[run.sh]
#!/bin/bash
# the make line also repeats each setting of config.mk as NAME=value (left out here)
make -C /OpenROAD-flow-scripts/flow DESIGN_CONFIG=/design/flow/config.mk WORK_HOME=/design/flow/orfs CLKGATE_MAP_FILE= finish
[config.mk]
export PLATFORM = sky130hd
export DESIGN_NAME = MOTOR_TOP
export DESIGN_NICKNAME = MOTOR_TOP
export VERILOG_FILES = /design/flow/design.v
export SDC_FILE = /design/flow/constraint.sdc
export NUM_CORES = 4
export LEC_CHECK = 0
export ABC_AREA = 1
export CAP_MARGIN = 0
export CORE_ASPECT_RATIO = 0.92
export CORE_MARGIN = 2
export CORE_UTILIZATION = 72
export CTS_CLUSTER_DIAMETER = 322
export CTS_CLUSTER_SIZE = 16
export GPL_ROUTABILITY_DRIVEN = 1
export HOLD_SLACK_MARGIN = 0.29
export MIN_ROUTING_LAYER = met1
export PLACE_DENSITY = 0.82
export SETUP_SLACK_MARGIN = 0.65
export SLEW_MARGIN = 25
export TNS_END_PERCENT = 5
[constraint.sdc]
create_clock -name core_clock -period 4.82 [get_ports {sys_clk}]
set_input_delay 0.9640 -clock core_clock [delete_from_list [all_inputs] [get_ports {sys_clk}]]
set_output_delay 0.9640 -clock core_clock [all_outputs]
set_load 0.01 [all_outputs]
[design.v]
`timescale 1ns / 1ps
module DEJITTER#(
		parameter	C_HOLD_BIT_NUMBER	=	16,
		parameter	C_INPUT_POLARITY	=	1'b0
	)
	(
    input           sys_clk,
    input           sys_rst,		
    input			signal_in,
    output			signal_out
    );
    reg	[C_HOLD_BIT_NUMBER - 1 : 0]	signal_hold;
    always @(posedge sys_clk) begin
    	if(sys_rst) begin
    		signal_hold <= {C_HOLD_BIT_NUMBER{!C_INPUT_POLARITY}};
    	end else begin
    		signal_hold <= {signal_hold[C_HOLD_BIT_NUMBER - 2 : 0],signal_in};
    	end
    end
    assign	signal_out	=	(signal_hold == {C_HOLD_BIT_NUMBER{C_INPUT_POLARITY}}) ? C_INPUT_POLARITY : !C_INPUT_POLARITY;
endmodule
`timescale 1ns / 1ps
module BLE_CTRL(
    input           sys_clk,
    input           sys_rst,	
 	input			motor_state,
 	input			motor_direction,
 	input			motor_alarm_reset,
 	output			fwd,
 	output			rev,
 	output			stop_mode,
 	output			m0,
 	output			m1,
 	output			alarm_reset,
 	input			speed_out,
 	input			alarm_out_n	
    );
	assign			m0	=	0;
	assign			m1	=	0;
	reg				o_fwd;
	reg				o_rev;
	always @(posedge sys_clk) begin
		if (sys_rst) begin 
			o_fwd	<=	0;
			o_rev	<=	0;
		end
		else if (motor_alarm_reset) begin 
			o_fwd	<=	0;
			o_rev	<=	0;
		end
		else if(motor_state) begin
			o_fwd	<=	motor_direction;
			o_rev	<=	~motor_direction;
		end else begin
			o_fwd	<=	0;
			o_rev	<=	0;
		end
	end
	assign			fwd	=	o_fwd;
	assign			rev	=	o_rev;
	reg				o_stop_mode;
	always @(posedge sys_clk) begin
		if(sys_rst) begin
			o_stop_mode <= 0;
		end else if(motor_alarm_reset) begin
			o_stop_mode <= 1;
		end else begin
			o_stop_mode <= 0;
		end
	end
	assign	stop_mode	=	o_stop_mode;
	reg	[31:0]			tmie_cnt;
	localparam			TIME_10S	=	32'h3B9A_CA00,
						TIME_10MS	=	32'h001E_8480,
						TIME_10US	=	32'h0000_07D0;
	reg					o_alarm_reset;
	always @(posedge sys_clk) begin 
		if(sys_rst) begin
			tmie_cnt <= 0;
		end else if(!alarm_out_n) begin
			tmie_cnt <= tmie_cnt + 1;
		end else if (motor_alarm_reset || alarm_reset) begin
			tmie_cnt <= 0;
		end
		else
			tmie_cnt <= tmie_cnt;
	end					
	always @(posedge sys_clk) begin
		if(sys_rst) begin
			o_alarm_reset <= 0;
		end else if(motor_alarm_reset) begin
			o_alarm_reset <= 1;
		end else if (tmie_cnt > TIME_10US) begin
			o_alarm_reset <= 1;
		end
		else 
			o_alarm_reset <= 0;
	end
	assign	alarm_reset	=	o_alarm_reset;
endmodule
`timescale 1ns / 1ps
module DAC_CTRL  #(   
    parameter C_AXI_ID_WIDTH       = 4,         
    parameter C_AXI_ADDR_WIDTH     = 32,        
    parameter C_AXI_DATA_WIDTH     = 64,        
    parameter C_AXI_NBURST_SUPPORT = 1'b0,      
    parameter C_AXI_BURST_TYPE     = 2'b00,     
    parameter WATCH_DOG_WIDTH      = 12,         
    parameter C_ADDR_SUMOFFSET     =   32'h0000_1000,
    parameter C_ADDR_MOTOR2ETH     =   32'h0000_0000,       
    parameter C_ADDR_ETH2MOTOR     =   32'hE000_0000    
)(    
    input                               sys_clk,
    input                               sys_rst,
   	output                            	saxi_wready,  
   	input [C_AXI_ID_WIDTH-1:0]        	saxi_wid,     
   	input [C_AXI_ADDR_WIDTH-1:0]      	saxi_waddr,   
   	input [7:0]                       	saxi_wlen,    
   	input [2:0]                       	saxi_wsize,   
   	input [1:0]                       	saxi_wburst,  
   	input [1:0]                       	saxi_wlock,   
   	input [3:0]                       	saxi_wcache,  
   	input [2:0]                       	saxi_wprot,   
   	input                             	saxi_wvalid,  
   	output                            	saxi_wd_wready,   
   	input [C_AXI_DATA_WIDTH-1:0]      	saxi_wd_wdata,     
   	input [C_AXI_DATA_WIDTH/8-1:0]    	saxi_wd_wstrb,     
   	input                             	saxi_wd_wlast,     
   	input                             	saxi_wd_wvalid,    
   	output  [C_AXI_ID_WIDTH-1:0]      	saxi_wb_bid,      
   	output  [1:0]                     	saxi_wb_bresp,    
   	output                            	saxi_wb_bvalid,   
   	input                             	saxi_wb_bready,   
   	output                            	saxi_rready,      
   	input [C_AXI_ID_WIDTH-1:0]        	saxi_rid,         
   	input [C_AXI_ADDR_WIDTH-1:0]      	saxi_raddr,       
   	input [7:0]                       	saxi_rlen,        
   	input [2:0]                       	saxi_rsize,       
   	input [1:0]                       	saxi_rburst,      
   	input [1:0]                       	saxi_rlock,       
   	input [3:0]                       	saxi_rcache,      
   	input [2:0]                       	saxi_rprot,       
   	input                             	saxi_rvalid,      
   	output  [C_AXI_ID_WIDTH-1:0]       	saxi_rd_rid,      
   	output  [1:0]                      	saxi_rd_rresp,    
   	output                             	saxi_rd_rvalid,   
   	output  [C_AXI_DATA_WIDTH-1:0]     	saxi_rd_rdata,    
   	output                             	saxi_rd_rlast,    
   	input                              	saxi_rd_rready,    
	input                               maxi_wready,  
	output [C_AXI_ID_WIDTH-1:0]         maxi_wid,     
	output [C_AXI_ADDR_WIDTH-1:0]       maxi_waddr,   
	output [7:0]                        maxi_wlen,    
	output [2:0]                        maxi_wsize,   
	output [1:0]                        maxi_wburst,  
	output [1:0]                        maxi_wlock,   
	output [3:0]                        maxi_wcache,  
	output [2:0]                        maxi_wprot,   
	output                              maxi_wvalid,  
	input                               maxi_wd_wready,   
	output [C_AXI_DATA_WIDTH-1:0]       maxi_wd_wdata,     
	output [C_AXI_DATA_WIDTH/8-1:0]     maxi_wd_wstrb,     
	output                              maxi_wd_wlast,     
	output                              maxi_wd_wvalid,    
	input  [C_AXI_ID_WIDTH-1:0]         maxi_wb_bid,      
	input  [1:0]                        maxi_wb_bresp,    
	input                               maxi_wb_bvalid,   
	output                              maxi_wb_bready,   
	input                               maxi_rready,      
	output [C_AXI_ID_WIDTH-1:0]         maxi_rid,         
	output [C_AXI_ADDR_WIDTH-1:0]       maxi_raddr,       
	output [7:0]                        maxi_rlen,        
	output [2:0]                        maxi_rsize,       
	output [1:0]                        maxi_rburst,      
	output [1:0]                        maxi_rlock,       
	output [3:0]                        maxi_rcache,      
	output [2:0]                        maxi_rprot,       
	output                              maxi_rvalid,      
	input  [C_AXI_ID_WIDTH-1:0]         maxi_rd_bid,      
	input  [1:0]                        maxi_rd_rresp,    
	input                               maxi_rd_rvalid,   
	input  [C_AXI_DATA_WIDTH-1:0]       maxi_rd_rdata,    
	input                               maxi_rd_rlast,    
	output                              maxi_rd_rready,    
 	output								sclk,
 	output								sync_n,
 	output								sdin,
 	output								reset_n,
 	input								sdo,
 	output								motor_state,
 	output								motor_direction,
 	output								motor_alarm_reset,
 	input								alarm_in_n,
 	input								alarm_reset,
 	output								trig_ad_convst
    );
	reg								sclk_p;
	reg								sclk_n;	
	reg								o_sync_n;
	reg								o_sdin;
	reg								o_reset_n;
	reg								o_motor_state;
	reg								o_moter_direction;
	reg								o_alarm_reset;
	reg								o_trig_ad;
	assign							sclk		=	sclk_p & sclk_n	;	
	assign							sync_n		=	o_sync_n;
	assign							sdin		=	o_sdin	;	
	assign							reset_n		=	o_reset_n;	
	assign                          motor_state     	=   o_motor_state;
	assign                          motor_direction 	=   o_moter_direction;
	assign							motor_alarm_reset	=	o_alarm_reset;
	assign							trig_ad_convst		=	o_trig_ad;
	reg [C_AXI_ID_WIDTH-1:0]        s_wr_wid;
	reg [C_AXI_ADDR_WIDTH-1:0]      s_wr_waddr;
	reg [7:0]                       s_wr_wlen;
	reg [1:0]                       s_wr_wburst;
	reg                             s_wr_wready;
	reg [C_AXI_DATA_WIDTH-1:0]      s_wd_wdata;
	reg [C_AXI_DATA_WIDTH/8-1:0]    s_wd_wstrb;
	reg                             s_wd_wready;
	reg								s_wb_bvalid;
	reg	[C_AXI_ID_WIDTH-1:0]      	s_wb_bid;
	reg [1:0]                     	s_wb_bresp;
	reg [C_AXI_ID_WIDTH-1:0]        s_rr_rid;
	reg [C_AXI_ADDR_WIDTH-1:0]      s_rr_raddr;
	reg [7:0]                       s_rr_rlen;
	reg [2:0]                       s_rr_rsize;
	reg [1:0]                       s_rr_rburst;
	reg                             s_rr_rready;
	reg [C_AXI_ID_WIDTH-1:0]        s_rd_rid;
	reg [1:0]                       s_rd_rresp;
	reg								s_rd_rvalid;
	reg [C_AXI_DATA_WIDTH-1:0]     	s_rd_rdata;  
	reg 							s_rd_rlast;
	function integer clogb2 (input integer bit_depth);              
	begin                                                           
	for(clogb2=0; bit_depth>0; clogb2=clogb2+1)                   
	  bit_depth = bit_depth >> 1;                                 
	end                                                           
	endfunction 
	localparam	[2:0]	AXI_SIZE	=	clogb2(C_AXI_DATA_WIDTH/8-1);
	localparam 	[7:0]	AXI_ADDR_INC	=	C_AXI_DATA_WIDTH/8;
	localparam	[2:0]	SUM_SIZE	=	clogb2(32/C_AXI_DATA_WIDTH-1);
	localparam  [3:0]               S_WRITE_IDLE     = 4'd0, 
									S_WRITE_ADDR     = 4'd1,
									S_WRITE_DATA     = 4'd2,                                        
									S_WRITE_RESPONSE = 4'd3,
									S_WRITE_TIME_OUT = 4'd4,
									DAC_RESET        = 4'd5,
									DAC_SYNC         = 4'd6,
									DAC_WRITE        = 4'd7,
									DAC_READ         = 4'd8;                               
   reg [8:0]                       s_write_state,
									s_write_next;
	reg [WATCH_DOG_WIDTH : 0]       s_wt_watch_dog_cnt;          
 	reg [7:0]                       s_write_data_cnt;	
 	reg								trig_write_start;
	always @(posedge sys_clk) begin
		if(sys_rst) begin
			trig_write_start <= 0;
		end else begin
			trig_write_start <= saxi_wvalid;
		end
	end
	reg		flag_dac_reset_over;
	reg		flag_dac_sync_over;
	reg		flag_dac_write_over;
	reg		flag_dac_read_over;
	always @(posedge sys_clk) begin
		if(sys_rst) begin
			s_write_state <= 9'b0_0010_0000;	 
		end else begin
			s_write_state	<= s_write_next;
		end
	end
	always @(*) begin
		s_write_next	=	0;		 
		case (1)
			s_write_state[S_WRITE_IDLE]	:	begin 
				if (trig_write_start)
					s_write_next[S_WRITE_ADDR]		=	1;
				else
					s_write_next[S_WRITE_IDLE]		=	1;
			end
			s_write_state[S_WRITE_ADDR]	:	begin 
				if (saxi_wready && saxi_wvalid)
					s_write_next[S_WRITE_DATA]		=	1;
				else
					s_write_next[S_WRITE_ADDR]		=	1;
			end
			s_write_state[S_WRITE_DATA] :	begin 
				if (flag_read_over)
					s_write_next[S_WRITE_RESPONSE]	=	1;
				else
					s_write_next[S_WRITE_DATA]		=	1;
			end
			s_write_state[S_WRITE_RESPONSE]	:	begin 
				if (saxi_wb_bvalid && saxi_wb_bready)
					s_write_next[DAC_READ]			=	1;		 
				else
					s_write_next[S_WRITE_RESPONSE]	=	1;			
			end
			s_write_state[S_WRITE_TIME_OUT] :	begin 
					s_write_next[S_WRITE_IDLE]		=	1;
			end
			s_write_state[DAC_RESET]	:	begin 
				if (flag_dac_reset_over)
					s_write_next[S_WRITE_IDLE]		=	1;
				else
					s_write_next[DAC_RESET]			=	1;
			end	
			s_write_state[DAC_SYNC]		:	begin 
				if (flag_dac_sync_over)
					s_write_next[DAC_WRITE]			=	1;
				else
					s_write_next[DAC_SYNC]			=	1;
			end							
			s_write_state[DAC_WRITE]	:	begin 
				if (flag_dac_write_over)
					s_write_next[DAC_READ]			=	1;
				else
					s_write_next[DAC_WRITE]			=	1;
			end
			s_write_state[DAC_READ]		:	begin 
				if (flag_dac_read_over)
					s_write_next[S_WRITE_IDLE]		=	1;
				else
					s_write_next[DAC_SYNC]			=	1;		 
			end
			default : s_write_next[S_WRITE_IDLE]		=	1;
		endcase
	end	
	reg	[4:0]	sclk_cnt;
	localparam	TIME_RESET	=	5'd4,	 
				TIME_SYNC	=	5'd10,	 
				BIT_SDI		=	5'd24;	
	reg	[9:0]	dac_voltage;	
	localparam	MOTOR_ENABLE	=	16'hEAEA,
				MOTOR_POSITVE	=	16'h1EAF,
				ALARM_RESET		=	16'hAAED;
	localparam	DAC_SUCCESS		=	16'hFBFB;
	localparam	ALARM_OUT		=	16'hAAAA;
	reg	[23:0]	dac_code;
	reg [23:0]	dac_read;
	localparam	DAC_CMD_WRITE	=	4'd3,
				DAC_CMD_READ	=	4'd9,
				DAC_VO_ALL		=	4'd9,
				DAC_VO_A		=	4'd1;	
	reg	[2:0]	read_in_cnt;
	reg			dac_complete;
	reg [31:0]	time_set;
	reg			flag_read_over;
	always @(posedge sys_clk) begin
		if(sys_rst) begin
			dac_voltage	<=	0;
			time_set	<=	0;
			sclk_cnt	<=	0;
			read_in_cnt	<=	0;
			o_reset_n	<=	1'b1;
			o_sync_n	<=	1'b1;
			o_sdin		<=	1'b0;
			dac_read	<=	0;
			dac_code	<=	0;
			dac_complete	<=	1'b0;
			flag_dac_read_over	<=	1'b0;
			flag_dac_sync_over	<=	1'b0;
			flag_dac_write_over	<=	1'b0;
			flag_dac_reset_over	<=	1'b0;
			flag_read_over		<=	1'b0;
			o_motor_state		<=	1'b0;
			o_moter_direction	<=	1'b1;
			o_alarm_reset		<=	1'b0;
		end else begin
			case (1)
				s_write_next[S_WRITE_IDLE]	:	begin 
												sclk_cnt	<=	0;
												read_in_cnt	<=	0;
												dac_voltage	<=	dac_voltage;
												o_reset_n	<=	1;
												o_sync_n	<=	1;
												o_sdin		<=	0;
												dac_read	<=	0;
												dac_complete		<=	0;
												flag_dac_read_over	<=	0;
												flag_dac_sync_over	<=	0;
												flag_dac_write_over	<=	0;
												flag_dac_reset_over	<=	0;
												flag_read_over		<=	0;
												o_motor_state	<=	alarm_reset ? 0 : o_motor_state;
				end	
				s_write_next[S_WRITE_DATA]	:	begin 
												if (saxi_wd_wvalid && saxi_wd_wready)
													sclk_cnt	<=	sclk_cnt + 1;
												else
													sclk_cnt	<=	sclk_cnt;
												case (sclk_cnt)
													5'd1	:	begin 
														o_motor_state		<=	(s_wd_wdata[63:48] == MOTOR_ENABLE);
														o_moter_direction	<=	(s_wd_wdata[47:32] == MOTOR_POSITVE);
														dac_voltage			<=	 s_wd_wdata[25:16];
														o_alarm_reset		<=	(s_wd_wdata[15:00] == ALARM_RESET);															
													end
													5'd2	:	begin 
														time_set			<=	s_wd_wdata[63:32];
														flag_read_over		<=	1;
													end
													default :  ;
												endcase											
				end
				s_write_next[S_WRITE_RESPONSE]	:	begin 
												sclk_cnt	<=	0;																		
				end
				s_write_next[DAC_RESET]			:	begin 
												if (sclk_cnt == TIME_RESET) begin 
													flag_dac_reset_over <=  1;
													sclk_cnt			<=	0;
												end
												else begin 
													if (!sclk_p && sclk_n)
														sclk_cnt	<=	sclk_cnt + 1;
													else
														sclk_cnt	<=	sclk_cnt;													
												end
												o_reset_n          	<=  !(sclk_cnt  < TIME_RESET);												
				end
				s_write_next[DAC_SYNC]			:	begin 
												if ((sclk_cnt == TIME_SYNC - 1) && (!sclk_p && sclk_n)) begin 
													flag_dac_sync_over 	<=  1;
													sclk_cnt			<=	0;
													o_sync_n			<=	0;
												end
												else begin 
													if (!sclk_p && sclk_n)
														sclk_cnt	<=	sclk_cnt + 1;
													else
														sclk_cnt	<=	sclk_cnt;													
												end	
				end
				s_write_next[DAC_WRITE]			:	begin 
												flag_dac_sync_over 	<=  0;
												if ((sclk_cnt == BIT_SDI - 1) && (!sclk_p && sclk_n)) begin 
													flag_dac_write_over <=  1;
													sclk_cnt			<=	0;
													o_sdin				<=	0;
													o_sync_n			<=	1;
												end
												else begin 
													if (!sclk_p && sclk_n) begin 
														o_sdin	<=	dac_code[23 - (sclk_cnt + 1)];
														sclk_cnt	<=	sclk_cnt + 1;
													end														
													else begin 
														sclk_cnt	<=	sclk_cnt;
														o_sdin		<=	(sclk_cnt == 0) ? dac_code[23] : o_sdin;
													end																											
												end
												if (read_in_cnt == 3 && sclk_p && !sclk_n)		 
													dac_read[23 - sclk_cnt]	<=	sdo;
												else
													dac_read	<=	dac_read;
				end
				s_write_next[DAC_READ]			:	begin 
												flag_dac_write_over <=  0;
												read_in_cnt			<=	read_in_cnt + 1;
												case (read_in_cnt)
													3'd0	:	dac_code	<=	{DAC_CMD_WRITE,DAC_VO_ALL,dac_voltage,6'd0};	 
													3'd1	:	dac_code	<=	{DAC_CMD_READ,DAC_VO_A,10'd0,6'd0};				 
													3'd2	:	dac_code	<=	0;												 
													3'd3	:	begin 
																dac_complete		<=	{dac_read[11:2] == dac_voltage};		 
																flag_dac_read_over	<=	1;
													end 
													default :  ;
												endcase
				end
				default :  ;
			endcase
		end
	end
reg	[31:0]	trig_cnt;
always @(posedge sys_clk) begin
	if(sys_rst) begin
		 trig_cnt	<=	0;
		 o_trig_ad	<=	0;
	end else begin
		 if (motor_state) begin 
		 	if (trig_cnt == time_set) begin 
			 	trig_cnt	<=	0;
			 	o_trig_ad	<=	1;		 		
		 	end
		 	else begin 
		 		trig_cnt	<=	trig_cnt + 1;
			 	o_trig_ad	<=	0;	
		 	end
		 end
		 else begin 
		 	trig_cnt	<=	0;
		 	o_trig_ad	<=	0;
		 end
	end
end
	reg	[7:0]	time_cnt;
	localparam	TIME_SCLK		=	8'd5;	 
	always @(posedge sys_clk) if (sys_rst) begin time_cnt <= 0; end else begin
		if (time_cnt == TIME_SCLK - 1)
			time_cnt	<=	0;
		else
			time_cnt	<=	time_cnt + 1;
	end
	always @(posedge sys_clk) if (sys_rst) begin sclk_p <= 1'b1; end else begin
			sclk_p	<=	(time_cnt <= 2);
	end
	always @(negedge sys_clk) if (sys_rst) begin sclk_n <= 1'b1; end else begin
			sclk_n	<=	(time_cnt <= 2);
	end	
	always @(posedge sys_clk) begin
		if(sys_rst) begin
			 s_wt_watch_dog_cnt	<=	0;
		end else begin
			 if (s_write_state != s_write_next)
			 	s_wt_watch_dog_cnt	<=	0;
			 else
			 	s_wt_watch_dog_cnt	<=	s_wt_watch_dog_cnt + 1; 
		end
	end	
	always @(posedge sys_clk) if (sys_rst) begin s_wr_wready <= 1'b0; end else begin
		if (s_write_state[S_WRITE_IDLE] && s_write_next[S_WRITE_ADDR])
			s_wr_wready	<=	1;
		else
			s_wr_wready	<=	0;
	end
	always @(posedge sys_clk) begin
		if(sys_rst) begin
			 s_wr_wid	<=	0;
		end else begin
			 if (saxi_wvalid && saxi_wready)
			 	s_wr_wid	<=	saxi_wid;
			 else
			 	s_wr_wid	<=	s_wr_wid;
		end
	end
	always @(posedge sys_clk) begin
		if(sys_rst) begin
			 s_wr_wlen	<=	0;
		end else begin
			 if (saxi_wvalid && saxi_wready)
			 	s_wr_wlen	<=	saxi_wlen + 1;
			 else
			 	s_wr_wlen	<=	s_wr_wlen;
		end
	end	
	always @(posedge sys_clk) begin
		if(sys_rst) begin
			s_wr_wburst	<=	0;
		end else begin
			s_wr_wburst	<=	saxi_wburst;	
		end
	end	
	assign	saxi_wready	=	s_wr_wready;
	always @(posedge sys_clk) if (sys_rst) begin s_write_data_cnt <= 0; end else begin
		if (s_write_next[S_WRITE_IDLE])
			s_write_data_cnt	<=	0;
		else if (s_write_state[S_WRITE_ADDR] && s_write_next[S_WRITE_DATA])		 
			s_write_data_cnt	<=	saxi_wlen;
		else if (saxi_wd_wvalid && saxi_wd_wready)
			s_write_data_cnt	<=	s_write_data_cnt - 1;
		else
			s_write_data_cnt	<=	s_write_data_cnt;
	end
	always @(posedge sys_clk) if (sys_rst) begin s_wd_wready <= 1'b0; end else begin
		if (s_write_state[S_WRITE_DATA] && s_write_next[S_WRITE_DATA])
			s_wd_wready	<=	saxi_wd_wvalid;		 
		else
			s_wd_wready	<=	0;
	end	
	always @(posedge sys_clk) begin
		if(sys_rst) begin
			 s_wd_wdata     <= 0;			 
		end else begin
			if (saxi_wd_wready && saxi_wd_wvalid)
				s_wd_wdata	<=	saxi_wd_wdata;		 
			else
				s_wd_wdata	<=	s_wd_wdata;
		end
	end
	assign	saxi_wd_wready	=	s_wd_wready;
	always @(posedge sys_clk) if (sys_rst) begin s_wb_bvalid <= 1'b0; end else begin
		if (s_write_next[S_WRITE_RESPONSE])
			s_wb_bvalid <= 1;
		else
			s_wb_bvalid <= 0;
	end
	assign	saxi_wb_bvalid	=	s_wb_bvalid;
	assign	saxi_wb_bid		=	0;	 
	assign	saxi_wb_bresp	=	2'b0;	 
	reg	[C_AXI_ID_WIDTH-1:0]		m_wid;
	reg	[C_AXI_ADDR_WIDTH-1:0]		m_waddr;
	reg	[7:0]						m_wlen;
	reg	[1:0]						m_wburst;
	reg								m_wvalid;
	reg	[C_AXI_DATA_WIDTH-1:0]		m_wd_wdata;
	reg	[C_AXI_DATA_WIDTH/8-1:0]	m_wd_wstrb;
	reg								m_wd_wlast;
	reg								m_wd_wvalid;
	reg								m_wb_ready;
	localparam  [3:0]               M_WRITE_IDLE     = 4'd0, 
									M_WRITE_ADDR     = 4'd1,
									M_WRITE_DATA     = 4'd2,										
									M_WRITE_RESPONSE = 4'd3,
									M_WRITE_TIME_OUT = 4'd4;								
       reg [4:0]                       m_write_state,
									m_write_next;
	reg [WATCH_DOG_WIDTH : 0]       m_wt_watch_dog_cnt;      
	reg	[7:0]						m_write_data_cnt;    
	reg                             trig_m_write_start;
	reg								flag_sum;
	reg 		alarm_in_n_d;
	reg			alarm_reset_d;
	always @(posedge sys_clk) if (sys_rst) begin alarm_in_n_d <= 1'b0; alarm_reset_d <= 1'b0; end else begin
		alarm_in_n_d	<=	alarm_in_n;
		alarm_reset_d	<=	alarm_reset;
	end
	always @(posedge sys_clk) begin
		if(sys_rst) begin
			trig_m_write_start <= 0;
		end else begin
			trig_m_write_start <= flag_sum;			 
		end
	end
	always @(posedge sys_clk) if (sys_rst) begin flag_sum <= 1'b0; end else begin
		if(maxi_wb_bvalid && maxi_wb_bready) begin
			 flag_sum <= 0;
		end else begin
			 flag_sum <= (flag_dac_read_over || (alarm_in_n_d && !alarm_in_n) || (alarm_reset_d && !alarm_reset)) ? 1 : flag_sum;
		end
	end
	reg	[63:0]	data2eth;	
	reg	[31:0]	data_sum;
	reg	[15:0]	data_complete;
	reg [15:0]	alarm_complete;
	always @(posedge sys_clk) if (sys_rst) begin data2eth <= 0; data_sum <= 0; end else begin
		if(flag_sum) begin
			data2eth[63:48] <=	motor_state ? MOTOR_ENABLE : 0;
			data2eth[47:32]	<=	motor_direction ? MOTOR_POSITVE : 0;
			data2eth[31:16]	<=	dac_voltage;
			data2eth[15:00]	<=	!alarm_in_n ? ALARM_OUT : 0;
			data_sum		<=	data2eth[63:48] + data2eth[47:32] + data2eth[31:16] + data2eth[15:00] + data_complete + alarm_complete + time_set[31:16] + time_set[15:00]; 
		end else if (maxi_wb_bvalid && maxi_wb_bready) begin
			data2eth 	<=	0;
			data_sum	<=	0;
		end
		else begin 
			data2eth 	<=	data2eth;
			data_sum	<=	data_sum;			
		end
	end
	always @(posedge sys_clk) if (sys_rst) begin data_complete <= 0; end else begin
		if(flag_dac_read_over) begin
			data_complete <= dac_complete ? DAC_SUCCESS : 0;
		end else begin
			data_complete <= data_complete;
		end
	end
	always @(posedge sys_clk) if (sys_rst) begin alarm_complete <= 0; end else begin
		if(alarm_reset_d && !alarm_reset)
			alarm_complete <= ALARM_RESET;
		else if (!flag_sum && maxi_wb_bvalid && maxi_wb_bready)
			alarm_complete <= 0;
		else 
			alarm_complete <= alarm_complete;
	end	
	always @(posedge sys_clk) begin
		if(sys_rst) begin
			m_write_state <= 1;
		end else begin
			m_write_state	<= m_write_next;
		end
	end
always @(*) begin
		m_write_next	=	0;		 
		case (1)
			m_write_state[M_WRITE_IDLE]	:	begin 
				if (trig_m_write_start)
					m_write_next[M_WRITE_ADDR]		=	1;
				else
					m_write_next[M_WRITE_IDLE]		=	1;
			end
			m_write_state[M_WRITE_ADDR]	:	begin 
				if (maxi_wready && maxi_wvalid)
					m_write_next[M_WRITE_DATA]		=	1;
				else
					m_write_next[M_WRITE_ADDR]		=	1;
			end
			m_write_state[M_WRITE_DATA] :	begin 
				if (maxi_wd_wvalid && maxi_wd_wready && maxi_wd_wlast)
					m_write_next[M_WRITE_RESPONSE]	=	1;
				else
					m_write_next[M_WRITE_DATA]		=	1;
			end
			m_write_state[M_WRITE_RESPONSE]	:	begin 
				if (maxi_wb_bvalid && maxi_wb_bready && flag_sum)
					m_write_next[M_WRITE_ADDR]		=	1;
				else if (maxi_wb_bvalid && maxi_wb_bready)
					m_write_next[M_WRITE_IDLE]		=	1;
				else
					m_write_next[M_WRITE_RESPONSE]	=	1;			
			end
			m_write_state[M_WRITE_TIME_OUT] :	begin 
					m_write_next[M_WRITE_IDLE]		=	1;
			end
			default : m_write_next[M_WRITE_IDLE]		=	1;
		endcase
	end	
	always @(posedge sys_clk) begin
		if(sys_rst) begin
			 m_wt_watch_dog_cnt	<=	0;
		end else begin
			 if (m_write_state != m_write_next)
			 	m_wt_watch_dog_cnt	<=	0;
			 else
			 	m_wt_watch_dog_cnt	<=	m_wt_watch_dog_cnt + 1; 
		end
	end
	always @(posedge sys_clk) if (sys_rst) begin m_waddr <= 0; m_wvalid <= 1'b0; end else begin
		 if (m_write_state[M_WRITE_ADDR] && m_write_next[M_WRITE_ADDR]) begin
			m_waddr	<=	flag_sum ? (C_ADDR_MOTOR2ETH + C_ADDR_SUMOFFSET) : C_ADDR_MOTOR2ETH;	 
		 	m_wvalid	<=	1;
		 end
		 else begin 
		 	m_waddr	<=	m_waddr;
		 	m_wvalid	<=	0;			 	
		 end
	end
	always @(posedge sys_clk) begin
		if(sys_rst) begin
			 m_wid	<=	0;
		end else begin
			 if (m_write_state[M_WRITE_IDLE] && m_write_next[M_WRITE_ADDR])
			 	m_wid	<=	m_wid + 1;
			 else
			 	m_wid	<=	m_wid;
		end
	end
	always @(posedge sys_clk) begin
		if(sys_rst) begin
			 m_wlen	<=	0;
		end else begin
			 if (m_write_state[M_WRITE_ADDR] && m_write_next[M_WRITE_ADDR])
			 	m_wlen	<=	flag_sum ? (1 - 1) : (2 - 1);			 			 
			 else
			 	m_wlen	<=	m_wlen;
		end
	end	
	assign	maxi_wid	=	m_wid;
	assign	maxi_waddr	=	m_waddr;
	assign	maxi_wlen	=	m_wlen;
	assign	maxi_wsize	=	AXI_SIZE;
	assign	maxi_wburst	=	C_AXI_BURST_TYPE;
	assign	maxi_wvalid	=	m_wvalid;
	assign	maxi_wlock	=	2'b0;
	assign	maxi_wcache	=	4'b0;
	assign	maxi_wprot	=	3'b0;	
	always @(posedge sys_clk) if (sys_rst) begin m_write_data_cnt <= 0; end else begin
		if (m_write_next[M_WRITE_IDLE])
			m_write_data_cnt	<=	0;
		else if (m_write_state[M_WRITE_ADDR] && m_write_next[M_WRITE_DATA])
			m_write_data_cnt	<=	maxi_wlen;
		else if (maxi_wd_wvalid && maxi_wd_wready)
			m_write_data_cnt	<=	m_write_data_cnt - 1;
		else
			m_write_data_cnt	<=	m_write_data_cnt;
	end
	always @(posedge sys_clk) if (sys_rst) begin m_wd_wdata <= 0; end else begin
		if (m_write_state[M_WRITE_DATA] && m_write_next[M_WRITE_DATA])
			if (flag_sum)
				m_wd_wdata	<=	data_sum;
			else 
				if (maxi_wd_wvalid && maxi_wd_wready)
					case (m_write_data_cnt - 1)
						8'd0	:	m_wd_wdata	<=	{data_complete,alarm_complete,time_set};		
						default : 	m_wd_wdata	<=	0;
					endcase
				else if (m_write_data_cnt == maxi_wlen)
					m_wd_wdata	<=	data2eth;
				else
					m_wd_wdata	<=	m_wd_wdata;
		else begin 
			m_wd_wdata	<=	0;				 	
		end
	end
	always @(posedge sys_clk) if (sys_rst) begin m_wd_wvalid <= 1'b0; end else begin
		 if (m_write_state[M_WRITE_DATA] && m_write_next[M_WRITE_DATA]) begin 
		 	m_wd_wvalid	<=	1;	 				 
		 end 
		 else begin 
		 	m_wd_wvalid	<=	0;				 	
		 end		
	end		
	always @(posedge sys_clk) if (sys_rst) begin m_wd_wlast <= 1'b0; end else begin
		 if (m_write_state[M_WRITE_DATA] && m_write_next[M_WRITE_DATA]) begin 
		 	m_wd_wlast	<=	(maxi_wlen == 0) ? 1 : (m_write_data_cnt == 1 && maxi_wd_wvalid && maxi_wd_wready);	 				 
		 end 
		 else begin 
		 	m_wd_wlast	<=	0;				 	
		 end		
	end	
	always @(posedge sys_clk) begin
		if(sys_rst) begin
			m_wd_wstrb	<=	0;
		end else begin
			if (m_write_state[M_WRITE_DATA] && m_write_next[M_WRITE_DATA])
				m_wd_wstrb	<=	{(C_AXI_DATA_WIDTH/8){1'b1}};
			else
				m_wd_wstrb	<=	0;
		end
	end
	assign	maxi_wd_wdata	=	m_wd_wdata;
	assign	maxi_wd_wstrb	=	m_wd_wstrb;
	assign	maxi_wd_wlast	=	m_wd_wlast;
	assign	maxi_wd_wvalid	=	m_wd_wvalid;
	always @(posedge sys_clk) if (sys_rst) begin m_wb_ready <= 1'b0; end else begin
		if (m_write_state[M_WRITE_RESPONSE] && !m_wb_ready)
			m_wb_ready <= maxi_wb_bvalid;
		else
			m_wb_ready <= 0;
	end
	assign	maxi_wb_bready	=	m_wb_ready;	
	assign	saxi_rready		=	1'b0;
	assign	saxi_rd_rid		=	0;
	assign	saxi_rd_rresp	=	2'b0;
	assign	saxi_rd_rvalid	=	1'b0;
	assign	saxi_rd_rdata	=	0;
	assign	saxi_rd_rlast	=	1'b0;
	assign	maxi_rid		=	0;
	assign	maxi_raddr		=	0;
	assign	maxi_rlen		=	8'b0;
	assign	maxi_rsize		=	3'b0;
	assign	maxi_rburst		=	2'b0;
	assign	maxi_rlock		=	2'b0;
	assign	maxi_rcache		=	4'b0;
	assign	maxi_rprot		=	3'b0;
	assign	maxi_rvalid		=	1'b0;
	assign	maxi_rd_rready	=	1'b0;
endmodule
`timescale 1ns / 1ps
module MOTOR_TOP#(   
    parameter C_AXI_ID_WIDTH       = 4,         
    parameter C_AXI_ADDR_WIDTH     = 16,        
    parameter C_AXI_DATA_WIDTH     = 64,        
    parameter C_AXI_NBURST_SUPPORT = 1'b0,      
    parameter C_AXI_BURST_TYPE     = 2'b00,     
    parameter WATCH_DOG_WIDTH      = 12,         
    parameter C_ADDR_SUMOFFSET     =   32'h0000_1000,
    parameter C_ADDR_MOTOR2ETH     =   32'h0000_0000,       
    parameter C_ADDR_ETH2MOTOR     =   32'hE000_0000    
)(    
    input                               sys_clk,
    input                               sys_rst,
   	output                            	saxi_wready,  
   	input [C_AXI_ID_WIDTH-1:0]        	saxi_wid,     
   	input [C_AXI_ADDR_WIDTH-1:0]      	saxi_waddr,   
   	input [7:0]                       	saxi_wlen,    
   	input [2:0]                       	saxi_wsize,   
   	input [1:0]                       	saxi_wburst,  
   	input [1:0]                       	saxi_wlock,   
   	input [3:0]                       	saxi_wcache,  
   	input [2:0]                       	saxi_wprot,   
   	input                             	saxi_wvalid,  
   	output                            	saxi_wd_wready,   
   	input [C_AXI_DATA_WIDTH-1:0]      	saxi_wd_wdata,     
   	input [C_AXI_DATA_WIDTH/8-1:0]    	saxi_wd_wstrb,     
   	input                             	saxi_wd_wlast,     
   	input                             	saxi_wd_wvalid,    
   	output  [C_AXI_ID_WIDTH-1:0]      	saxi_wb_bid,      
   	output  [1:0]                     	saxi_wb_bresp,    
   	output                            	saxi_wb_bvalid,   
   	input                             	saxi_wb_bready,   
   	output                            	saxi_rready,      
   	input [C_AXI_ID_WIDTH-1:0]        	saxi_rid,         
   	input [C_AXI_ADDR_WIDTH-1:0]      	saxi_raddr,       
   	input [7:0]                       	saxi_rlen,        
   	input [2:0]                       	saxi_rsize,       
   	input [1:0]                       	saxi_rburst,      
   	input [1:0]                       	saxi_rlock,       
   	input [3:0]                       	saxi_rcache,      
   	input [2:0]                       	saxi_rprot,       
   	input                             	saxi_rvalid,      
   	output  [C_AXI_ID_WIDTH-1:0]       	saxi_rd_rid,      
   	output  [1:0]                      	saxi_rd_rresp,    
   	output                             	saxi_rd_rvalid,   
   	output  [C_AXI_DATA_WIDTH-1:0]     	saxi_rd_rdata,    
   	output                             	saxi_rd_rlast,    
   	input                              	saxi_rd_rready,    
	input                               maxi_wready,  
	output [C_AXI_ID_WIDTH-1:0]         maxi_wid,     
	output [C_AXI_ADDR_WIDTH-1:0]       maxi_waddr,   
	output [7:0]                        maxi_wlen,    
	output [2:0]                        maxi_wsize,   
	output [1:0]                        maxi_wburst,  
	output [1:0]                        maxi_wlock,   
	output [3:0]                        maxi_wcache,  
	output [2:0]                        maxi_wprot,   
	output                              maxi_wvalid,  
	input                               maxi_wd_wready,   
	output [C_AXI_DATA_WIDTH-1:0]       maxi_wd_wdata,     
	output [C_AXI_DATA_WIDTH/8-1:0]     maxi_wd_wstrb,     
	output                              maxi_wd_wlast,     
	output                              maxi_wd_wvalid,    
	input  [C_AXI_ID_WIDTH-1:0]         maxi_wb_bid,      
	input  [1:0]                        maxi_wb_bresp,    
	input                               maxi_wb_bvalid,   
	output                              maxi_wb_bready,   
	input                               maxi_rready,      
	output [C_AXI_ID_WIDTH-1:0]         maxi_rid,         
	output [C_AXI_ADDR_WIDTH-1:0]       maxi_raddr,       
	output [7:0]                        maxi_rlen,        
	output [2:0]                        maxi_rsize,       
	output [1:0]                        maxi_rburst,      
	output [1:0]                        maxi_rlock,       
	output [3:0]                        maxi_rcache,      
	output [2:0]                        maxi_rprot,       
	output                              maxi_rvalid,      
	input  [C_AXI_ID_WIDTH-1:0]         maxi_rd_bid,      
	input  [1:0]                        maxi_rd_rresp,    
	input                               maxi_rd_rvalid,   
	input  [C_AXI_DATA_WIDTH-1:0]       maxi_rd_rdata,    
	input                               maxi_rd_rlast,    
	output                              maxi_rd_rready,    
 	output								sclk,
 	output								sync_n,
 	output								sdin,
 	output								reset_n,
 	input								sdo,
 	output			fwd,
 	output			rev,
 	output			stop_mode,
 	output			m0,
 	output			m1,
 	output			alarm_reset,
 	input			speed_out,
 	input			alarm_out_n,
 	output			trig_ad_convst
    );
	wire 	alarm_in_n;
	wire	motor_state;
	wire	motor_direction;
	wire	motor_alarm_reset;
	BLE_CTRL inst_BLE_CTRL
		(
			.sys_clk           (sys_clk),
			.sys_rst           (sys_rst),
			.motor_state       (motor_state),
			.motor_direction   (motor_direction),
			.motor_alarm_reset (motor_alarm_reset),
			.fwd               (fwd),
			.rev               (rev),
			.stop_mode         (stop_mode),
			.m0                (m0),
			.m1                (m1),
			.alarm_reset       (alarm_reset),
			.speed_out         (speed_out),
			.alarm_out_n       (alarm_in_n)
		);
	DAC_CTRL #(
			.C_AXI_ID_WIDTH(C_AXI_ID_WIDTH),
			.C_AXI_ADDR_WIDTH(C_AXI_ADDR_WIDTH),
			.C_AXI_DATA_WIDTH(C_AXI_DATA_WIDTH),
			.C_AXI_NBURST_SUPPORT(C_AXI_NBURST_SUPPORT),
			.C_AXI_BURST_TYPE(C_AXI_BURST_TYPE),
			.WATCH_DOG_WIDTH(WATCH_DOG_WIDTH),
			.C_ADDR_SUMOFFSET(C_ADDR_SUMOFFSET),
			.C_ADDR_MOTOR2ETH(C_ADDR_MOTOR2ETH),
			.C_ADDR_ETH2MOTOR(C_ADDR_ETH2MOTOR)
		) inst_DAC_CTRL (
			.sys_clk           (sys_clk),
			.sys_rst           (sys_rst),
			.saxi_wready       (saxi_wready),
			.saxi_wid          (saxi_wid),
			.saxi_waddr        (saxi_waddr),
			.saxi_wlen         (saxi_wlen),
			.saxi_wsize        (saxi_wsize),
			.saxi_wburst       (saxi_wburst),
			.saxi_wlock        (saxi_wlock),
			.saxi_wcache       (saxi_wcache),
			.saxi_wprot        (saxi_wprot),
			.saxi_wvalid       (saxi_wvalid),
			.saxi_wd_wready    (saxi_wd_wready),
			.saxi_wd_wdata     (saxi_wd_wdata),
			.saxi_wd_wstrb     (saxi_wd_wstrb),
			.saxi_wd_wlast     (saxi_wd_wlast),
			.saxi_wd_wvalid    (saxi_wd_wvalid),
			.saxi_wb_bid       (saxi_wb_bid),
			.saxi_wb_bresp     (saxi_wb_bresp),
			.saxi_wb_bvalid    (saxi_wb_bvalid),
			.saxi_wb_bready    (saxi_wb_bready),
			.saxi_rready       (saxi_rready),
			.saxi_rid          (saxi_rid),
			.saxi_raddr        (saxi_raddr),
			.saxi_rlen         (saxi_rlen),
			.saxi_rsize        (saxi_rsize),
			.saxi_rburst       (saxi_rburst),
			.saxi_rlock        (saxi_rlock),
			.saxi_rcache       (saxi_rcache),
			.saxi_rprot        (saxi_rprot),
			.saxi_rvalid       (saxi_rvalid),
			.saxi_rd_rid       (saxi_rd_rid),
			.saxi_rd_rresp     (saxi_rd_rresp),
			.saxi_rd_rvalid    (saxi_rd_rvalid),
			.saxi_rd_rdata     (saxi_rd_rdata),
			.saxi_rd_rlast     (saxi_rd_rlast),
			.saxi_rd_rready    (saxi_rd_rready),
			.maxi_wready       (maxi_wready),
			.maxi_wid          (maxi_wid),
			.maxi_waddr        (maxi_waddr),
			.maxi_wlen         (maxi_wlen),
			.maxi_wsize        (maxi_wsize),
			.maxi_wburst       (maxi_wburst),
			.maxi_wlock        (maxi_wlock),
			.maxi_wcache       (maxi_wcache),
			.maxi_wprot        (maxi_wprot),
			.maxi_wvalid       (maxi_wvalid),
			.maxi_wd_wready    (maxi_wd_wready),
			.maxi_wd_wdata     (maxi_wd_wdata),
			.maxi_wd_wstrb     (maxi_wd_wstrb),
			.maxi_wd_wlast     (maxi_wd_wlast),
			.maxi_wd_wvalid    (maxi_wd_wvalid),
			.maxi_wb_bid       (maxi_wb_bid),
			.maxi_wb_bresp     (maxi_wb_bresp),
			.maxi_wb_bvalid    (maxi_wb_bvalid),
			.maxi_wb_bready    (maxi_wb_bready),
			.maxi_rready       (maxi_rready),
			.maxi_rid          (maxi_rid),
			.maxi_raddr        (maxi_raddr),
			.maxi_rlen         (maxi_rlen),
			.maxi_rsize        (maxi_rsize),
			.maxi_rburst       (maxi_rburst),
			.maxi_rlock        (maxi_rlock),
			.maxi_rcache       (maxi_rcache),
			.maxi_rprot        (maxi_rprot),
			.maxi_rvalid       (maxi_rvalid),
			.maxi_rd_bid       (maxi_rd_bid),
			.maxi_rd_rresp     (maxi_rd_rresp),
			.maxi_rd_rvalid    (maxi_rd_rvalid),
			.maxi_rd_rdata     (maxi_rd_rdata),
			.maxi_rd_rlast     (maxi_rd_rlast),
			.maxi_rd_rready    (maxi_rd_rready),
			.sclk              (sclk),
			.sync_n            (sync_n),
			.sdin              (sdin),
			.reset_n           (reset_n),
			.sdo               (sdo),
			.motor_state       (motor_state),
			.motor_direction   (motor_direction),
			.motor_alarm_reset (motor_alarm_reset),
			.alarm_in_n        (alarm_in_n),
			.alarm_reset       (alarm_reset),
			.trig_ad_convst    (trig_ad_convst)
		);
	DEJITTER #(
			.C_HOLD_BIT_NUMBER(16),
			.C_INPUT_POLARITY(0)
		) inst_DEJITTER (
			.sys_clk    (sys_clk),
			.sys_rst    (sys_rst),
			.signal_in  (alarm_out_n),
			.signal_out (alarm_in_n)
		);
endmodule
==> run notes, run 1 <==
This note records the results obtained with Yosys and OpenROAD.

CTS
The CTS sink count is around 350. The later-pin clock latency in the skew report is about 600 ps. The library cell used as clock root buffer is clkbuf_16. The largest buffer count on any clock path is 3. The CTS H-tree depth is 1. The CTS buffer count is 25. In the CTS report, the clock slew at the register clock pins of the worst setup and hold paths is listed as roughly 70 ps. The clock tree from TritonCTS is done. The count of hold buffers inserted by post-cts repair is 0. The number of setup buffers added after CTS is 0.

Floorplan
The die is around 180 µm wide. The overall chip area is around 0.029 mm². According to the floorplan report, the placeable core area is approximately 0.027 mm².

The site row count is ~57. The effective utilization at floorplan is about three quarters. In this run the vertical extent of the chip is around 160 µm.

The I/O pin count is 504.

Place
Note, the detailed placer reported a final HPWL of approximately 41000 µm. The pre-CTS setup slack is ~340 ps. Per the gpl log, the routability congestion estimate is between 0.9 and 1.

The number of port buffers is approximately 160.

Global route
Global routing used between 30% and 40% of the available tracks. The number of antenna violations at the first check in global routing was 3. The global-route congestion overflow total is 0. The global-route wire length before repair is between 80000 and 90000 µm. On met2, the global router reports a usage of 62.57%.

met2 is the most crowded layer. The pin count of the biggest net entering global routing is 90. The global routing report lists met3 layer usage as 6.466%. The met1 usage is 46.66%.

The number of global-route vias before repair came to around 17000.

Routing
In this run the remaining antenna-violating nets after routing total 0. In the routed layout, each cell is associated on average with a via count of about 5.7. The routed layout has around 18000 vias. The final routed wirelength across all metal layers is 54350 µm.

The detailed-route DRC error count is 0. According to the report, the first pass of detailed routing completed in 6 iterations. Per the detail_route report, routed wire per instance is 17.25 µm.

The first-iteration detailed-routing DRC count is approximately 2000.

Synthesis
Yosys instantiated no cell more often than nand2_1. For this run, the register share of the synthesized area comes to 35.41%. The cell-mix breakdown from Yosys lists the compound-gate area share as 12.65%.

The share of synthesized registers carrying an async set or reset is 0%. By count the netlist is led by nand2_1 (511), dfxtp_1 (347), inv_1 (298), nor2_1 (287), a21oi_1 (241). The post-synthesis register bit count is between 300 and 400. Per the Yosys statistics, synthesis produced 2701 cells.

Sorting the synthesized cells by area gives the leading types as dfxtp_1 (35%), nand2_1 (9.8%), buf_4 (7.7%), a21oi_1 (6.1%), inv_1 (5.7%). The number of instances in the synthesized netlist is around 2700. The yosys warning tally is 3. The xor and xnor area share after synthesis is about 1.1%.

The post-synthesis area per instance is approximately 7.3 µm². The post-synthesis simple-gate area fraction is 25.42%. In the Yosys stats the netlist draws on between 50 and 60 distinct library cells. In this run, synthesis inferred 0 flip-flops with an integrated enable. After synthesis the cells add up to 0.01962 mm². Sorting the Yosys area breakdown by cell type puts at the top dfxtp_1.

The area fraction of the dominant cell type after synthesis is between 30% and 40%. The synthesized netlist devotes approximately 9.9% of its cell area to adder and majority cells. The synthesis report names the predominant flop master as dfxtp_1. The chip area line of the yosys report is between 0.015 and 0.02 mm². The combinational family with the most area after synthesis is simple AND/OR/NAND/NOR gates. Multiplexer cells account for 0% of the synthesized area.

Critical path
The type of element launching the critical path is a flip-flop. The timing report notes that buffer and inverter cells on the critical path total 2. The depth of the worst register-to-register path is 17.

The critical path goes through nand2_2 -> inv_2 -> buf_6. The category of the worst setup path capture point is an output pin. The critical path endpoint has a required time of 3860 ps. The slack of the worst reg-to-reg path is around 500 ps. The most critical setup path has its endpoint at sclk. Tracing the worst setup path back leads to its startpoint at inst_DAC_CTRL.sclk_n$_DFF_N_. The OpenROAD report gives the critical path a data arrival time of ~3500 ps.

Grouping stages by cell kind, the critical path spends the most delay in flip-flops. The total number of cells along the worst setup path is 3. The largest fanout of any net on the critical path is 2. Per the STA report, the cell with the highest stage delay on the worst path is dfxtp_2. The critical path is of the reg2out type. The largest single stage delay on the critical path is approximately 320 ps.

For the worst reg-to-reg path, the endpoint reported by OpenROAD is inst_DAC_CTRL.data_sum[19]$_SDFFE_PP0P_. The worst register-to-register path begins at inst_DAC_CTRL.data2eth[44]$_SDFFE_PP0P_.

Power and ir drop
The portion of total power attributed to combinational logic is between 10 and 15%. The switching power share of the total is 28.71%. The clock network burns about 34% of the power. The total power is 5.793 mW. Cell internal power was estimated by the tool at approximately 4.1 mW. The total power density per cell area is 272.2 mW/mm².

Looking at the power breakdown, sequential logic takes 51.3% of the total. The leakage dissipation is around 8.7 nW. The power consumed by combinational cells is 0.832 mW. The clock-net power is slightly below 2 mW. Sequential power for this build is 2.97 mW. Ranked by power, first place goes to registers. The analysis reports a worst IR drop on VDD of ~0.33 mV. The power dissipated by switching net loads is 1.663 mW.

Worst hold path
The class of the tightest hold or removal check is reg2reg. The depth of the worst hold-timing path is 2. In the hold report, the worst path ends at inst_DEJITTER.signal_hold[2]$_SDFF_PP1_. The startpoint of the worst hold path is inst_DEJITTER.signal_hold[1]$_SDFF_PP1_.

STA
The max-slew check reports its worst relative slack as 32.83%. The setup TNS after final layout is 0 ps. The critical path in the final layout is reported with a setup slack of roughly 310 ps. The final hold violation count recorded for this run is 0.

The final timing report counts setup violations totalling 0. Looking at the max-slew report, the worst-margin pin has a slew of ~1000 ps. Setup repair after global routing could not meet its margin everywhere.

The final max-slew violation count recorded for this run is 0. The setup clock skew after layout is about 42 ps. The most critical hold endpoint after final layout shows a slack of approximately 420 ps.

Outcome
The flow ran to the end and the layout has no timing, DRC or antenna violations.

Final layout
Compared with the post-synthesis result, the final layout area differs by 8.462%. The number of nets in the layout is 3157. Fill cells in the final layout number 1886.

Job
The number of OpenROAD warnings is around 230. The number of maximum-capacitance violations recorded for the run is 0.
## final cells by class
| class | count | area (µm²) | share of cell area (%) |
|---|---|---|---|
| clock inverter | 3 | 30.03 | 0.1411 |
| timing repair buffer | 176 | 1708 | 8.026 |
| tap | 354 | 442.9 | 2.081 |
| sequential | 347 | 6949 | 32.66 |
| clock buffer | 36 | 666.9 | 3.134 |
| multi-input combinational | 1918 | 10290 | 48.37 |
| inverter | 316 | 1189 | 5.586 |
| antenna | 1 | 2.502 | 0.01176 |
## metal layers
| metal | vias up | wire, µm |
|---|---|---|
| met3 | 189 | 5398 |
| met5 | - | 0 |
| met2 | 1023 | 25570 |
| met4 | 0 | 2640 |
| li1 | 8504 | - |
| met1 | 8400 | 20740 |
## stage by stage
stage | instance area (µm²) | std cells | util, %
global placement | 20540 | 3112 | 77.21
detailed placement | 20540 | 3112 | 77.21
floorplan | 20240 | 2865 | -
CTS | 21240 | 3150 | 79.83
global route | 21280 | 3150 | 79.99
finish | 21280 | 3151 | 80.00
## repair_timing
action	4_1_cts	5_1_grt
gates cloned	0	0
pin swaps	0	1
resized	8	14
setup endpoints to repair	15	22
==> inputs of run 2 (changes only) <==
CAP_MARGIN = 20   (was 0)
CELL_PAD_IN_SITES_DETAIL_PLACEMENT = 1   (was default)
CELL_PAD_IN_SITES_GLOBAL_PLACEMENT = 2   (was default)
CORE_ASPECT_RATIO = default   (was 0.92)
CORE_UTILIZATION = 40   (was 72)
CTS_CLUSTER_DIAMETER = default   (was 322)
CTS_CLUSTER_SIZE = default   (was 16)
GPL_ROUTABILITY_DRIVEN = 0   (was 1)
HOLD_SLACK_MARGIN = default   (was 0.29)
MAX_ROUTING_LAYER = met4   (was default)
MIN_ROUTING_LAYER = met2   (was met1)
PLACE_DENSITY = 0.38   (was 0.82)
SETUP_SLACK_MARGIN = 0.59   (was 0.65)
SLEW_MARGIN = 15   (was 25)
TNS_END_PERCENT = 55   (was 5)
clock period = 5.94 ns   (was 4.82 ns; I/O delays follow)
==> run notes, run 2 <==
This note records the results obtained with Yosys and OpenROAD.

Outcome
The run finished with no timing, DRC or antenna violations.

Worst hold path
In the hold report, the worst path ends at inst_DEJITTER.signal_hold[13]$_SDFF_PP1_. STA reports the tightest min-delay check as being of type reg2reg. The startpoint identified for the worst hold timing path is inst_DEJITTER.signal_hold[12]$_SDFF_PP1_. The report gives the cell count of the worst hold path as 2.

Place
For this run the detailed placement stage logged an HPWL of 47440 µm. Per the placement log, port buffering inserted around 160 buffers. Per the detailed placement report, the placed cell area equals roughly 0.021 mm².

Including well taps, the total number of placed cells is around 3400.

Synthesis
For reference, compound AND-OR and OR-AND cells occupy 12.65% of the area reported after synthesis. The post-synthesis area per instance is roughly 7.3 µm². In this run, synthesis inferred 0 flip-flops with an integrated enable.

The synthesized design contains between 300 and 400 register bits. The cell area after synthesis is 0.01962 mm². In this run, the synthesized area fraction spent on xor and xnor cells is recorded as between 1 and 1.5%. By area the synthesized netlist is led by dfxtp_1 (35%), nand2_1 (9.8%), buf_4 (7.7%), a21oi_1 (6.1%), inv_1 (5.7%). Of the total synthesized cell area, the portion taken by full adders, half adders and majority gates is 9.910%. After Yosys synthesis, and, or, nand and nor cells account for ~25% of the synthesized area. The most common cell in the synthesized netlist is nand2_1.

Per the Yosys statistics, synthesis produced between 2000 and 3000 cells. The combinational family with the most area after synthesis is simple AND/OR/NAND/NOR gates. Looking at area per cell type in the netlist, the leader is dfxtp_1.

Ranked by instance count, the synthesized netlist is headed by nand2_1 (511), dfxtp_1 (347), inv_1 (298), nor2_1 (287), a21oi_1 (241). The synthesis report names the predominant flop master as dfxtp_1. Synthesis instantiated 55 different standard cells from the library.

The multiplexer share of the synthesized area is 0%. The area fraction of the dominant cell type after synthesis is 35.41%. Counting the warning lines in the Yosys log gives 3.

For this run, asynchronously set or reset flops after synthesis account for 0%. The number of instances in the synthesized netlist is around 2700. In the synthesis report, Yosys lists the chip area as between 0.015 and 0.02 mm².

Per Yosys stat, the portion of area used by sequential elements is between 30% and 40%.

STA
The remaining max-slew budget at the tightest pin is between 20% and 30%. Setup repair after global routing left no endpoint under its margin. The final timing report lists a max-slew violation count of 0.

The setup clock skew after layout is 39.13 ps. The final hold violation count recorded for this run is 0. The final setup violation count is 0. The transition time at the pin with the least slew margin is around 1100 ps. The final layout reports a setup TNS of 0 ps.

Floorplan
The overall chip area is ~0.05 mm². The core region is around 0.049 mm². The effective utilization at floorplan is a little over 40%. For this design the top-level I/O count stands at roughly 500. The die is about 230 µm wide.

The site row count is between 80 and 90. Per the OpenROAD floorplan log, the height of the die is 225.5 µm.

CTS
The CTS H-tree depth is 2. The CTS buffer count is about 43. Per the CTS log, the root buffer master is clkbuf_16. The later-pin clock latency in the skew report is roughly 620 ps. Per the post-CTS timing run, clock transition at the registers of the reported paths is roughly 60 ps.

Per the CTS log, the buffer count on the longest clock path is 3. According to the CTS report, the clock sink count is 347. TritonCTS built the clock tree.

Global route
The global routing usage summed across all routing layers is 40.22%. The number of global-route vias before repair is 26592. The global-route congestion overflow total is 0. The number of antenna violations at the first check in global routing is 0. The pin count of the biggest net entering global routing is just under 100. The global-route wire length before repair is roughly 100000 µm.

Routing
The first-iteration detailed-routing DRC count is between 3000 and 4000. The number of nets with antenna violations after routing is 0. The first TritonRoute pass finished after 7 iterations. The average detailed-routed wire length per instance is 19.02 µm. The final route contains 24290 vias.

The via density per instance is approximately 7.0. Per the detailed-route log, wirelength across all metal layers totals 65790 µm. TritonRoute reported its final design rule violation total as 0.

Power and ir drop
The share of total power in sequential cells is 40.5%. Per report_power, the top consumer among the power groups is the clock network. The leakage dissipation is between 9 and 10 nW. In this run, the combinational gates consume a little under an eighth of the power. The power dissipated by switching net loads is 1.684 mW. The power consumed by combinational cells is about 0.7 mW. The switching power share of the total is between 20% and 30%.

The clock-net power is around 2.8 mW. Of the total power, the clock network draws 47.7%. The power report lists the sequential group at 2.42 mW. For this design the ratio of total power to cell area is about 270 mW/mm². The maximum VDD drop is 0.2006 mV. The internal power of the cells totals between 4 and 5 mW.

Critical path
The type of element launching the critical path is a flip-flop. For reference, the critical path cell chain is nand2_2 -> inv_1 -> buf_2. The delay of the slowest cell on the worst path is 320 ps. For the worst reg-to-reg path, the startpoint reported by OpenROAD is inst_DAC_CTRL.sclk_n$_DFF_N_. Looking at the critical path, the highest net fanout was 2. Looking at the critical path, the single cell with the biggest stage delay is dfxtp_2.

The endpoint identified for the worst register-to-register timing path is inst_DAC_CTRL.sclk_cnt[3]$_SDFFE_PP0P_. OpenSTA lists the critical path startpoint as inst_DAC_CTRL.sclk_n$_DFF_N_. The slack of the worst reg-to-reg path is around 970 ps. According to the timing report, the critical path is captured at sclk. The classification of the worst setup path is reg2out.

The worst path required time is roughly 4800 ps. Along the critical path, the tally of buffer and inverter instances is 2. The critical path runs through a total of 3 cells. STA classifies the critical path endpoint as an output pin. The depth of the worst register-to-register path is 9. Data on the critical path arrives at its endpoint at around 4100 ps. The family of cells with the greatest summed delay on the critical path is flip-flops.

Final layout
After routing the design area is roughly 0.022 mm². The multi-input combinational cells in the finished layout cover a total of ~0.01 mm². The footprint of the flip-flops and latches is between 0.006 and 0.007 mm². The finished layout holds roughly 3500 standard cells, fillers aside. The layout has approximately 6100 filler cells. The number of nets in the layout is 3173.

The area growth from synthesis to layout is 13.93%.

Job
In this run the maximum-capacitance check reported violations numbering 0. The tool warning count for the run is around 230.
[run 2: per-layer routing]
metal	wire (µm)	GRT usage [%]	up-vias	share of wire, %
met5	0	-	-	0
met4	4254	7.627	0	6.5
met3	27250	52.53	479	41
met2	34280	46.02	6632	52
met1	0	-	8651	0
li1	-	-	8528	-
[run 2: area by class of cell]
cell class | count | area share (%)
multi-input cells | 1918 | 45.87
flip-flops and latches | 347 | 31.08
repair buffers | 174 | 7.534
clock buffers | 63 | 5.743
inverters | 316 | 5.318
well taps | 622 | 3.482
clock inverters | 15 | 0.9292
diodes | 4 | 0.04478
[run 2: stage by stage]
stage               hold slack (ps)  setup WS [ps]  power (mW)  utilization [%]
detailed placement            405.7          820.8       3.142            42.86
global route                  431.2          591.2       6.180            45.93
finish                        405.9          635.2       5.965            45.95
floorplan                     391.3          904.6       2.990                -
global placement              393.3          838.0       3.132            42.86
CTS                           418.7          606.2       5.949            45.91
[run 2: what timing repair did]
action	4_1_cts	5_1_grt
pin swaps	0	0
gates resized	5	1
buffers inserted	0	0
hold buffers	0	0
hold endpoints to repair	0	0
setup endpoints to repair	1	1
==> inputs of run 3 (changes only) <==
CELL_PAD_IN_SITES_DETAIL_PLACEMENT = default   (was 1)
CELL_PAD_IN_SITES_GLOBAL_PLACEMENT = default   (was 2)
CORE_ASPECT_RATIO = 0.89   (was default)
CORE_UTILIZATION = 72   (was 40)
CTS_CLUSTER_SIZE = 16   (was default)
GPL_ROUTABILITY_DRIVEN = 1   (was 0)
MAX_ROUTING_LAYER = default   (was met4)
MIN_ROUTING_LAYER = met1   (was met2)
PLACE_DENSITY = 0.79   (was 0.38)
SETUP_SLACK_MARGIN = 0.65   (was 0.59)
SLEW_MARGIN = 20   (was 15)
TNS_END_PERCENT = default   (was 55)
clock period = 4.91 ns   (was 5.94 ns; I/O delays follow)
==> run notes, run 3 <==
This note records the results obtained with Yosys and OpenROAD.

Outcome
The flow ran to the end and the layout has no timing, DRC or antenna violations.

Synthesis
The yosys warning tally is 3. The post-synthesis area per instance is between 7 and 8 µm². The multiplexer share of the synthesized area is 0%. For this run, the register share of the synthesized area comes to 35.41%. According to the Yosys statistics, the synthesized design has a chip area of a little under 0.02 mm². The cell area after synthesis is 0.01962 mm². The number of instances in the synthesized netlist is 2701. The synthesis stats list as the most numerous cell nand2_1. In this run, distinct cell masters in the synthesized netlist total about 55.

The cell-mix breakdown from Yosys lists the adder-cell area share as about a tenth. Yosys reports that the most numerous cell types are nand2_1 (511), dfxtp_1 (347), inv_1 (298), nor2_1 (287), a21oi_1 (241). The post-synthesis register bit count is ~350. Yosys reports that the leading cell type by area covers a little over a third of the netlist area. By area the synthesized netlist is led by dfxtp_1 (35%), nand2_1 (9.8%), buf_4 (7.7%), a21oi_1 (6.1%), inv_1 (5.7%). Yosys reported that registers with async set or reset make up 0%.

The cell taking the most area after synthesis is dfxtp_1. The compound-gate portion of the synthesized area is around 13%. The post-synthesis simple-gate area fraction is between 20% and 30%.

After synthesis, the design contains 2701 cells according to Yosys. The combinational family with the most area after synthesis is simple AND/OR/NAND/NOR gates. The commonest register cell is dfxtp_1. Yosys mapped a number of flops with a built-in enable equal to 0. The xor and xnor area share after synthesis is about 1.1%.

Critical path
The data arrival time reported for the critical path is ~3600 ps. The launch instance of the worst register-to-register path is inst_DAC_CTRL.sclk_n$_DFF_N_. The signal on the critical path passes through nand2_2 -> inv_2 -> buf_6. The combined buffer and inverter count along the critical path is 2. Among cell families on the critical path, the largest total delay comes from flip-flops. The largest fanout of any net on the critical path is 2. The setup path with the least slack is of type reg2out. Data on the critical path is required at its endpoint by 3930 ps. STA classifies the critical path endpoint as an output pin. The total number of cells along the worst setup path is 3.

For reference, the critical path is launched at inst_DAC_CTRL.sclk_n$_DFF_N_. For the worst flop-to-flop path, the logic depth is 9. The endpoint of the lowest-slack register-to-register path is inst_DAC_CTRL.sclk_cnt[3]$_SDFFE_PP0P_. The worst setup path is launched from a flip-flop. The delay of the slowest cell on the worst path is approximately 350 ps.

For reference, the critical path is captured by sclk. The slack of the worst reg-to-reg path is 460 ps. The standard cell with the maximum stage delay on the critical path is dfxtp_2.

Power and ir drop
The power consumed by combinational cells is about 0.83 mW. The share of total power in sequential cells is a little over two fifths. For the sequential group, total power comes out at 2.92 mW. The flow reported a cell area power density of around 300 mW/mm². The switching power share of the total is between 20% and 30%. Cell internal power was estimated by the tool at just under 5 mW. The portion of total power attributed to combinational logic is between 10 and 15%.

The leakage dissipation is between 9 and 10 nW. The clock-net power is 2.91 mW. Per report_power, the clock group accounts for 43.7% of the total. The power dissipated by switching net loads is approximately 1.8 mW. IR analysis of the VDD net gives a maximum drop of about 0.38 mV. The largest share of the power goes to registers.

Global route
The first global-routing pass estimated slightly below 90000 µm of wire. The pin count of the biggest net entering global routing is 92. The global routing usage summed across all routing layers is 38.80%.

The number of antenna violations at the first check in global routing came to 1. The total overflow left after global routing is 0. The number of global-route vias before repair is roughly 17000.

CTS
The skew report gives the latency at the later pin of the worst-skew pair as approximately 600 ps. Counting along the longest clock path gives a buffer depth of 3. The tree is rooted in a clkbuf_16. The CTS sink count is between 300 and 400. The clock tree from TritonCTS is done. The count of hold buffers inserted by post-cts repair is 0. The clock transition at the register clock pins on the worst setup and hold paths after CTS is roughly 60 ps. The CTS buffer count is 36. The CTS H-tree depth is 2.

STA
Setup repair after global routing could not meet its margin everywhere. The setup TNS after final layout is 0 ps. Clock skew on the completed layout was measured at about 76 ps. In the final report, the number of endpoints failing setup comes to 0.

The transition time recorded at the tightest slew-check pin is between 1000 and 1500 ps. The worst path meets setup with ~300 ps of slack. Measured against its own limit, the worst slew margin works out to between 30% and 40%.

The final max-slew violation count recorded for this run is 0. In the final report, the number of hold violations comes to 0.

Place
For this run the detailed placement stage logged an HPWL of approximately 41000 µm. OpenSTA, run right after detailed placement, puts the worst setup slack at slightly below 400 ps. The final weighted congestion of routability-driven global placement is about 1.

As logged by OpenROAD, the buffers inserted on ports number approximately 160.

Floorplan
The site row count is approximately 56. The height of the chip is roughly 160 µm. The overall chip area is about 0.029 mm².

The I/O pin count is around 500. The effective utilization at floorplan is between 70% and 80%. The total area inside the core boundary comes to between 0.02 and 0.03 mm². The horizontal extent of the die is roughly 180 µm.

Routing
The average detailed-routed wire length per instance is ~18 µm. The first-iteration detailed-routing DRC count is between 2000 and 2500. The first TritonRoute pass finished after 7 iterations. Per the detail_route report, vias per standard cell equal between 5 and 6. The number of antenna diodes in the final layout is 0. The detailed-route DRC error count is 0. The final routed wirelength across all metal layers is roughly 57000 µm. The count of vias placed by the detailed router is 18664. Nets still carrying antenna violations after routing amount to 0.

Final layout
The area growth from synthesis to layout is 12.48%. The footprint of the flip-flops and latches is ~0.0070 mm². The number of nets in the layout is 3177. The count of fill cells added during filler insertion is between 1500 and 2000.

The area of the multi-input gates is ~0.010 mm².

Worst hold path
The startpoint of the worst hold path is inst_DEJITTER.signal_hold[5]$_SDFF_PP1_. STA reports the tightest min-delay check as being of type reg2reg. The end of the worst hold path is inst_DEJITTER.signal_hold[6]$_SDFF_PP1_.

The report gives the cell count of the worst hold path as 2.

Job
The number of OpenROAD warnings is between 200 and 250. The number of maximum-capacitance violations is 0.
## run 3: cell type report
type,count,share of cell area (%)
clock inverter,17,1.060
tap,348,1.973
sequential,347,31.53
inverter,316,5.409
timing repair buffer,185,8.136
multi-input combinational,1918,47.25
clock buffer,47,4.638
## run 3: stage by stage
stage	power, mW	hold slack (ps)	utilization [%]	cells	cell area [µm²]
6_report	6.668	420.1	83.10	3178	22070
5_1_grt	6.878	439.7	83.10	3178	22070
4_1_cts	6.628	421.5	82.25	3169	21840
3_5_place_dp	3.757	406.1	77.22	3102	20510
3_3_place_gp	3.734	395.5	77.17	3101	20490
2_1_floorplan	3.618	391.3	-	2865	20240
## run 3: routing by layer
layer  routed length (µm)  vias to the layer above  GRT usage [%]
li1                     -                     8596              -
met1                21610                     8675          49.51
met2                26840                     1184          63.85
met3                 6041                      207          7.714
met4                 2693                        2          16.48
met5                   32                        -              0
## run 3: what timing repair did
action / in CTS / in global routing
setup endpoints to repair: 18 / 22
setup buffers: 4 / 9
pin swaps: 3 / 29
resized: 24 / 43
Power and IR drop assume default switching activity.
